Setup of fjord:
==> flow/design.v (excerpt) <==
module conv (
input [4:0] stride,
input  conv_enable, 
output reg [18:0] address1 , address2, write_address,
output reg end_reach, full_conv_end, dot_sum_end,
input clk,
input reset,
input [9:0] w1 ,h1,w2,h2,
output reg [9:0] width, height
  );
Size: roughly 2,900 cells after synthesis, roughly 110 flip-flops, ~24,000 um^2 of cells after synthesis.
Settings: LEC_CHECK=0, CAP_MARGIN=20, CELL_PAD_IN_SITES_DETAIL_PLACEMENT=1, CELL_PAD_IN_SITES_GLOBAL_PLACEMENT=1, CORE_ASPECT_RATIO=0.73, CORE_MARGIN=2, CORE_UTILIZATION=52, CTS_CLUSTER_DIAMETER=192, CTS_CLUSTER_SIZE=21, GPL_ROUTABILITY_DRIVEN=0, GPL_TIMING_DRIVEN=1, HOLD_SLACK_MARGIN=-0.1, PLACE_DENSITY=0.52, SLEW_MARGIN=20, TNS_END_PERCENT=85; clock period 7.38 ns.
run.sh (not shown) runs the stock make flow with config.mk's settings and CLKGATE_MAP_FILE=.
Flow for fjord halted at 4_1_cts, error code DPL-0033.
> inputs changed (fjord -> amber)
Settings: a deleted GPL_ROUTABILITY_DRIVEN that had been 0; a change of CORE_UTILIZATION from 52 to 36; a deleted HOLD_SLACK_MARGIN that had been -0.1; a change of CTS_CLUSTER_SIZE from 21 to 59; a deleted PLACE_DENSITY that had been 0.52; a deleted GPL_TIMING_DRIVEN that had been 1; a deleted TNS_END_PERCENT that had been 85; a change of CORE_ASPECT_RATIO from 0.73 to 0.5; a change of CAP_MARGIN from 20 to 0; an added PLACE_DENSITY_LB_ADDON of 0.11; a change of the clock period (ns, I/O delays scaled along) from 7.38 to 16.8.
==> results <==
amber ends up with a number of placed instances, taps included that is about 6% lower than in fjord. Per the comparison of amber with fjord, xor/xnor cell area share of the yosys netlist neither gained nor lost much; pre-CTS setup slack picked up an extra 5.75 ns; die extent in x picked up an extra 110 um. Reported for amber and fjord, synthesized cell count turned out identical to the last digit. Area of the core region came out higher on amber than on fjord. The count of library flops with an enable pin on fjord is in line with that on amber. amber reached the final stage; the timing, DRC and antenna checks on its layout passed. Row die outline area: amber higher / fjord lower. Reported for amber and fjord, post-synthesis mux area share turned out identical to the last digit. amber improves on fjord in half-perimeter wire length after placement.
Input-level comparison between nickel and amber:
Settings: a deleted CORE_ASPECT_RATIO that had been 0.5; a deleted PLACE_DENSITY_LB_ADDON that had been 0.11; a deleted CTS_CLUSTER_DIAMETER that had been 192; a change of CAP_MARGIN from 0 to 20; a deleted CTS_CLUSTER_SIZE that had been 59; a change of CORE_UTILIZATION from 36 to 52; a deleted CELL_PAD_IN_SITES_DETAIL_PLACEMENT that had been 1; a deleted CELL_PAD_IN_SITES_GLOBAL_PLACEMENT that had been 1; a change of the clock period (ns, I/O delays scaled along) from 16.8 to 10.6.
[summary]
nickel vs amber: total power up by more than half
[compare] base=amber new=nickel: total wire length lost 8300 um; cell count of the worst reg-to-reg path has increased; global-route total usage across every layer went up 6.8 points.
Final core utilization: nickel vs amber up 20 points
Starting DRC count in detailed routing in nickel vs amber: up about 40%
Floorplan die width went down by more than a quarter going from amber to nickel.


Starting RTL as in the previous note.
// conv
module conv (
input [4:0] stride,
input  conv_enable, 
output reg [18:0] address1 , address2, write_address,
output reg end_reach, full_conv_end, dot_sum_end,
input clk,
input reset,
input [9:0] w1 ,h1,w2,h2,
output reg [9:0] width, height
  );
reg [9:0] H1_index_outer , V1_index_outer ;
reg [5:0]	v1_index_inner , h1_index_inner ;
reg dot_sum_start ;
always @ (posedge clk) begin	 
		if (reset) begin
			H1_index_outer = 0;
			V1_index_outer = 0;
			v1_index_inner = 0;
			h1_index_inner = 0;
			address1 = 0;
			address2 = 0;
			write_address = 0;
			end_reach = 0;
			dot_sum_end = 0;
			dot_sum_start = 1;
			full_conv_end = 0;
			width = 0;
			height = 0;
		end
		else if (conv_enable) begin
				if (dot_sum_start) begin
						v1_index_inner = 0;
						h1_index_inner = 0;
						dot_sum_start = 0;
						dot_sum_end =0;
				end	
				if (!full_conv_end) begin
					address1 = address1 + 2'b01;
					h1_index_inner = h1_index_inner + 2'b01 ;
					if (h1_index_inner == w2) begin			 
						v1_index_inner = v1_index_inner + 1;
						h1_index_inner = 6'b0;								
						address1 = (v1_index_inner + V1_index_outer )* w1 + H1_index_outer;
					end	
					if (v1_index_inner == h2) begin			 
						H1_index_outer = H1_index_outer + stride;
						address1 = V1_index_outer * w1 + H1_index_outer ;
						dot_sum_start = 1;
						dot_sum_end =1;
						v1_index_inner = 6'b0;
					end
					if ((H1_index_outer + w2) > w1	) begin		 
						width = H1_index_outer;
						dot_sum_start = 1;
						V1_index_outer = V1_index_outer + stride;
						H1_index_outer = 10'b0000000000;
						address1 = V1_index_outer * w1;
					end
					if (address1 == h1*w1 ) 		full_conv_end = 1;		 
					if ((address1 + 1) == h1*w1 ) 		height = V1_index_outer + 1;
					address2 = v1_index_inner*w2 + h1_index_inner;
					if (dot_sum_start)	write_address	= write_address + 1;
				end
		end
    end
endmodule 
make LEC_CHECK=0 CAP_MARGIN=15 CORE_MARGIN=2 CORE_UTILIZATION=72 CTS_CLUSTER_DIAMETER=142 CTS_CLUSTER_SIZE=38 SLEW_MARGIN=20 finish   # period 5.97 ns
The starting point died in 4_1_cts with DPL-0033.
Next try:
CAP_MARGIN = 20   (was 15)
CORE_UTILIZATION = 58   (was 72)
CTS_CLUSTER_DIAMETER = unset   (was 142)
CTS_CLUSTER_SIZE = unset   (was 38)
clock period = 8.79 ns   (was 5.97 ns; I/O delays follow)
This time the run finished but fails on setup timing.
Die area climbs by 24%.
Synthesized area does not change.
Synthesized cell count is unchanged.
No activity file was given, so power comes from the tool's default toggle rates.
